==> umber: inputs <==
==> flow/design.v <==
`timescale 1ns / 1ps
module fifo #(
    parameter DATA_WIDTH = 16,
    parameter DEPTH = 64, 
    parameter ALMOST_FULL_THRESH = 56,
    parameter ALMOST_EMPTY_THRESH = 8
)(
    input                   clk,
    input                   rst_n,        
    input                   wr_en,
    input  [DATA_WIDTH-1:0] wr_data,
    input                   rd_en,
    output reg [DATA_WIDTH-1:0] rd_data,
    output                  full,
    output                  empty,
    output                  almost_full,
    output                  almost_empty,
    output                  overflow_err,
    output                  underflow_err,
    output [DATA_WIDTH-1:0] fifo_count
);
    function integer clog2;
        input integer value;
        integer i;
        begin
            clog2 = 0;
            for (i = value-1; i > 0; i = i >> 1)
                clog2 = clog2 + 1;
        end
    endfunction
    localparam ADDR_WIDTH = clog2(DEPTH);
    reg [DATA_WIDTH-1:0] mem [0:DEPTH-1];
    reg [ADDR_WIDTH-1:0] write_pointer;    
    reg [ADDR_WIDTH-1:0] read_pointer;     
    reg [clog2(DEPTH+1)-1:0] count;        
    reg overflow_flag, underflow_flag;
    assign full         = (count == DEPTH);
    assign empty        = (count == 0);
    assign almost_full  = (count >= ALMOST_FULL_THRESH);
    assign almost_empty = (count <= ALMOST_EMPTY_THRESH);
    assign overflow_err = overflow_flag;
    assign underflow_err= underflow_flag;
    assign fifo_count   = count;
    always @(posedge clk) begin
        if (wr_en && !full)
            mem[write_pointer] <= wr_data;
    end
    always @(posedge clk or negedge rst_n) begin
        if (!rst_n) begin
            write_pointer <= 0;
        end else if (wr_en) begin
            if (!full) begin
                write_pointer <= write_pointer + 1'b1;
            end
        end
    end
    always @(posedge clk or negedge rst_n) begin
        if (!rst_n) begin
            read_pointer <= 0;
            rd_data <= 0;
        end else if (rd_en) begin
            if (!empty) begin
                rd_data <= mem[read_pointer];
                read_pointer <= read_pointer + 1'b1;
            end
        end
    end
    always @(posedge clk or negedge rst_n) begin
        if (!rst_n) begin
            count <= 0;
        end else begin
            case ({wr_en && !full, rd_en && !empty})
                2'b10: count <= count + 1'b1; 
                2'b01: count <= count - 1'b1;
                default: count <= count;      
            endcase
        end
    end
    always @(posedge clk or negedge rst_n) begin
        if (!rst_n) begin
            overflow_flag  <= 1'b0;
            underflow_flag <= 1'b0;
        end else begin
            if (wr_en && full)
                overflow_flag <= 1'b1;
            else if (overflow_flag && rd_en && !empty)
                overflow_flag <= 1'b0;
            if (rd_en && empty)
                underflow_flag <= 1'b1;
            else if (underflow_flag && wr_en && !full)
                underflow_flag <= 1'b0;
        end
    end
endmodule
==> flow/run.sh <==
#!/bin/bash
# the make line also repeats each setting of config.mk as NAME=value (left out here)
make -C /OpenROAD-flow-scripts/flow DESIGN_CONFIG=/design/flow/config.mk WORK_HOME=/design/flow/orfs CLKGATE_MAP_FILE= finish
==> flow/config.mk <==
export PLATFORM = sky130hd
export DESIGN_NAME = fifo
export DESIGN_NICKNAME = fifo
export VERILOG_FILES = /design/flow/design.v
export SDC_FILE = /design/flow/constraint.sdc
export NUM_CORES = 4
export LEC_CHECK = 0
export ABC_AREA = 1
export CAP_MARGIN = 20
export CELL_PAD_IN_SITES_DETAIL_PLACEMENT = 2
export CORE_ASPECT_RATIO = 1.03
export CORE_MARGIN = 6
export CORE_UTILIZATION = 40
export GPL_TIMING_DRIVEN = 1
export HOLD_SLACK_MARGIN = 0.18
export MIN_ROUTING_LAYER = met1
export SETUP_SLACK_MARGIN = 0.28
export SLEW_MARGIN = 20
export TNS_END_PERCENT = 75
==> flow/constraint.sdc <==
create_clock -name core_clock -period 4.42 [get_ports {clk}]
set_input_delay 0.8840 -clock core_clock [delete_from_list [all_inputs] [get_ports {clk}]]
set_output_delay 0.8840 -clock core_clock [all_outputs]
set_load 0.01 [all_outputs]
==> xenon (differences from umber) <==
Settings changed: ABC_AREA 1 to not set, CAP_MARGIN 20 to 15, CELL_PAD_IN_SITES_DETAIL_PLACEMENT 2 to not set, CORE_ASPECT_RATIO 1.03 to not set, CORE_MARGIN 6 to 2, CORE_UTILIZATION 40 to 70, CTS_CLUSTER_DIAMETER set to 374, CTS_CLUSTER_SIZE set to 14, GPL_TIMING_DRIVEN 1 to not set, HOLD_SLACK_MARGIN 0.18 to not set, MIN_ROUTING_LAYER met1 to not set, PLACE_DENSITY set to 0.6, SETUP_SLACK_MARGIN 0.28 to -0.18, TNS_END_PERCENT 75 to not set.
==> flow/constraint.sdc (replaced) <==
create_clock -name core_clock -period 1.84 [get_ports {clk}]
set_input_delay 0.3680 -clock core_clock [delete_from_list [all_inputs] [get_ports {clk}]]
set_output_delay 0.3680 -clock core_clock [all_outputs]
set_load 0.01 [all_outputs]
==> results.yml <==
# synthesis and place-and-route metrics
status:
  failed_checks: "setup timing"
  outcome: "failed layout checks"
final_timing:
  setup_slack_ns: -0.951
  setup-violations-final: 1088
worst_setup_path:
  critical_path.slowest_cell: "sky130_fd_sc_hd__or4_4"
detailed_routing:
  wirelength_um: 109000
global_route:
  first_pass_grt_wire_length_um: 158000
the above is filed under xenon

==> results.yml <==
# synthesis and place-and-route metrics
status:
  outcome: "no timing/DRC/antenna violations"
final_timing:
  setup_slack_ns: 0.722
  setup-violations-final: 0
detailed_routing:
  wirelength_um: 210000
  drt_first_iter_violations: 5093
global_route:
  first_pass_grt_wire_length_um: 295000
synth:
  ys_seq_elements: 1061
the above is filed under umber


========
==> v34: inputs <==
Starts from the design.v that is shown in full above.
clock: 1.74 ns
lec_check: 0
abc_area: 0
cap_margin: 20
cell_pad_in_sites_detail_placement: 0
cell_pad_in_sites_global_placement: 0
core_margin: 2
core_utilization: 72
cts_cluster_size: 37
place_density: 0.65
setup_slack_margin: 0.35
slew_margin: 20
run.sh (not shown) runs the stock make flow with config.mk's settings and CLKGATE_MAP_FILE=.
==> v27 (differences from v34) <==
ABC_AREA = 1   (was 0)
CELL_PAD_IN_SITES_DETAIL_PLACEMENT = not set   (was 0)
CELL_PAD_IN_SITES_GLOBAL_PLACEMENT = not set   (was 0)
CTS_CLUSTER_SIZE = 74   (was 37)
PLACE_DENSITY = not set   (was 0.65)
PLACE_DENSITY_LB_ADDON = 0.0   (was not set)
SETUP_SLACK_MARGIN = 0.51   (was 0.35)
==> flow/constraint.sdc (replaced) <==
create_clock -name core_clock -period 1.73 [get_ports {clk}]
set_input_delay 0.3460 -clock core_clock [delete_from_list [all_inputs] [get_ports {clk}]]
set_output_delay 0.3460 -clock core_clock [all_outputs]
set_load 0.01 [all_outputs]
==> comparison table <==
quantity                                                                  v27                                          v34
Metal1 wirelength                                                    45600 um                                     42900 um
Wirelength per Cell                                                   25.8 um                                      46.9 um
Setup violations, final                                                  1079                                         1090
Internal portion of total power                                      56800 uW                                     56300 uW
Number of non-clock buffers                                               425                                          462
Detail Placement HPWL                                                71300 um                                     61700 um
Run status                                                    failed layout checks                         failed layout checks
Layout check failures                                            setup timing  capacitance limit, slew limit, setup timing
Total die area                                                     64300 um^2                                   58900 um^2
Mux frac, synth                                                             0                                        0.141
Relative area change from synthesis to final layout                     23.4%                                        26.5%
Top routing layer used                                                   met4                                         met5
Global-route total usage across every layer                             0.400                                        0.478
FP Util                                                                 0.727                                        0.728
Cell depth of the worst setup path                                         13                                           10
Post-route minimum period                                             2.39 ns                                      3.62 ns
Most common cell in the netlist                      sky130_fd_sc_hd__nand2_1                    sky130_fd_sc_hd__edfxtp_1
DIE WIDTH                                                              254 um                                       243 um
Max Clock Skew                                                      0.0253 ns                                    0.0322 ns
Logic pwr share                                                         0.455                                        0.397
Sequential logic power                                               30200 uW                                     30400 uW
Drt first pass iters                                                        8                                            7
Total routed wirelength                                             138000 um                                    155000 um
Number of max-cap violations                                                0                                            1

========
==> inputs of trial 22 <==
// fifo: RTL as listed in full above, without the edits since
clock: 2.28 ns
lec_check: 0
abc_area: 0
cap_margin: 20
cell_pad_in_sites_detail_placement: 0
cell_pad_in_sites_global_placement: 1
core_margin: 4
core_utilization: 57
cts_cluster_diameter: 126
gpl_routability_driven: 0
place_density_lb_addon: 0.14
setup_slack_margin: 0.39
slew_margin: 20
tns_end_percent: 95
==> trial 73 (differences from trial 22) <==
- ABC_AREA: 0 -> 1
- CELL_PAD_IN_SITES_GLOBAL_PLACEMENT: 1 -> 0
- CORE_ASPECT_RATIO: not set -> 1.06
- CORE_MARGIN: 4 -> 2
- CORE_UTILIZATION: 57 -> 66
- CTS_CLUSTER_DIAMETER: 126 -> not set
- GPL_ROUTABILITY_DRIVEN: 0 -> not set
- PLACE_DENSITY_LB_ADDON: 0.14 -> not set
- SETUP_SLACK_MARGIN: 0.39 -> -0.17
- TNS_END_PERCENT: 95 -> not set
==> notes <==
Trial 22 finished with setup timing left. Trial 73 completed, yet does not pass: setup timing.
Against trial 22, the sequential share of layout area of trial 73 is higher by 0.084 points.
In trial 73 the register-to-register slack is better than in trial 22, by 400 ps.
Final area is about the same in trial 73 and trial 22.
Of trial 22 and trial 73, trial 73 has the higher setup slack (gap 400 ps).
Global-route usage: trial 22 is lower than trial 73 (8.9 points).
Of trial 22 and trial 73, trial 22 has the higher non-clock buffer count (gap 146).
Against trial 73, the final cell count of trial 22 is lower by about 35%.
In trial 22 the synthesized area is smaller than in trial 73, by 8.5%.
Between trial 73 and trial 22, the lower worst hold slack is in trial 73 (gap 200 ps).

========
==> run X: inputs <==
RTL: the design.v shown in full above, as it stands there.
Settings: LEC_CHECK=0, ABC_AREA=1, CAP_MARGIN=20, CORE_MARGIN=2, CORE_UTILIZATION=72, CTS_CLUSTER_SIZE=71, PLACE_DENSITY_LB_ADDON=0.0, SETUP_SLACK_MARGIN=0.51, SLEW_MARGIN=20; clock period 1.73 ns.
==> run D: changes against run X <==
==> flow/config.mk (replaced) <==
export PLATFORM = sky130hd
export DESIGN_NAME = fifo
export DESIGN_NICKNAME = fifo
export VERILOG_FILES = /design/flow/design.v
export SDC_FILE = /design/flow/constraint.sdc
export NUM_CORES = 4
export LEC_CHECK = 0
export ABC_AREA = 1
export CAP_MARGIN = 20
export CELL_PAD_IN_SITES_GLOBAL_PLACEMENT = 1
export CORE_ASPECT_RATIO = 0.98
export CORE_MARGIN = 6
export CORE_UTILIZATION = 40
export CTS_CLUSTER_DIAMETER = 102
export CTS_CLUSTER_SIZE = 24
export GPL_ROUTABILITY_DRIVEN = 1
export GPL_TIMING_DRIVEN = 0
export HOLD_SLACK_MARGIN = 0.1
export PLACE_DENSITY = 0.6
export SLEW_MARGIN = 40
export TNS_END_PERCENT = 60
==> flow/constraint.sdc (replaced) <==
create_clock -name core_clock -period 3.87 [get_ports {clk}]
set_input_delay 0.7740 -clock core_clock [delete_from_list [all_inputs] [get_ports {clk}]]
set_output_delay 0.7740 -clock core_clock [all_outputs]
set_load 0.01 [all_outputs]
==> run P: changes against run X <==
==> flow/config.mk (replaced) <==
export PLATFORM = sky130hd
export DESIGN_NAME = fifo
export DESIGN_NICKNAME = fifo
export VERILOG_FILES = /design/flow/design.v
export SDC_FILE = /design/flow/constraint.sdc
export NUM_CORES = 4
export LEC_CHECK = 0
export ABC_AREA = 0
export CAP_MARGIN = 20
export CELL_PAD_IN_SITES_DETAIL_PLACEMENT = 0
export CELL_PAD_IN_SITES_GLOBAL_PLACEMENT = 1
export CORE_MARGIN = 8
export CORE_UTILIZATION = 57
export CTS_CLUSTER_DIAMETER = 126
export GPL_ROUTABILITY_DRIVEN = 0
export PLACE_DENSITY_LB_ADDON = 0.14
export SETUP_SLACK_MARGIN = 0.39
export SLEW_MARGIN = 20
export TNS_END_PERCENT = 95
==> flow/constraint.sdc (replaced) <==
create_clock -name core_clock -period 2.28 [get_ports {clk}]
set_input_delay 0.4560 -clock core_clock [delete_from_list [all_inputs] [get_ports {clk}]]
set_output_delay 0.4560 -clock core_clock [all_outputs]
set_load 0.01 [all_outputs]
==> comparison <==
The lowest sequential share of layout area belongs to run X, the highest to run D.
In flip-flop count, run X and run D do not differ.
Against run D, the via count of run P is smaller by 27%.
The highest count of clock-buffer cells in the layout belongs to run X, the lowest to run D.
In run X the non-clock buffer count is higher than in run D, by 62.
In area after synthesis, run D and run X do not differ.
Total power: run X > run P > run D.
Run X ran to the end with violations: setup timing. Run D passed the timing, design-rule and antenna checks. Run P finished with setup timing left.
Against run P, the wire length of run D is larger by about 40%.
Power and IR drop assume default switching activity.
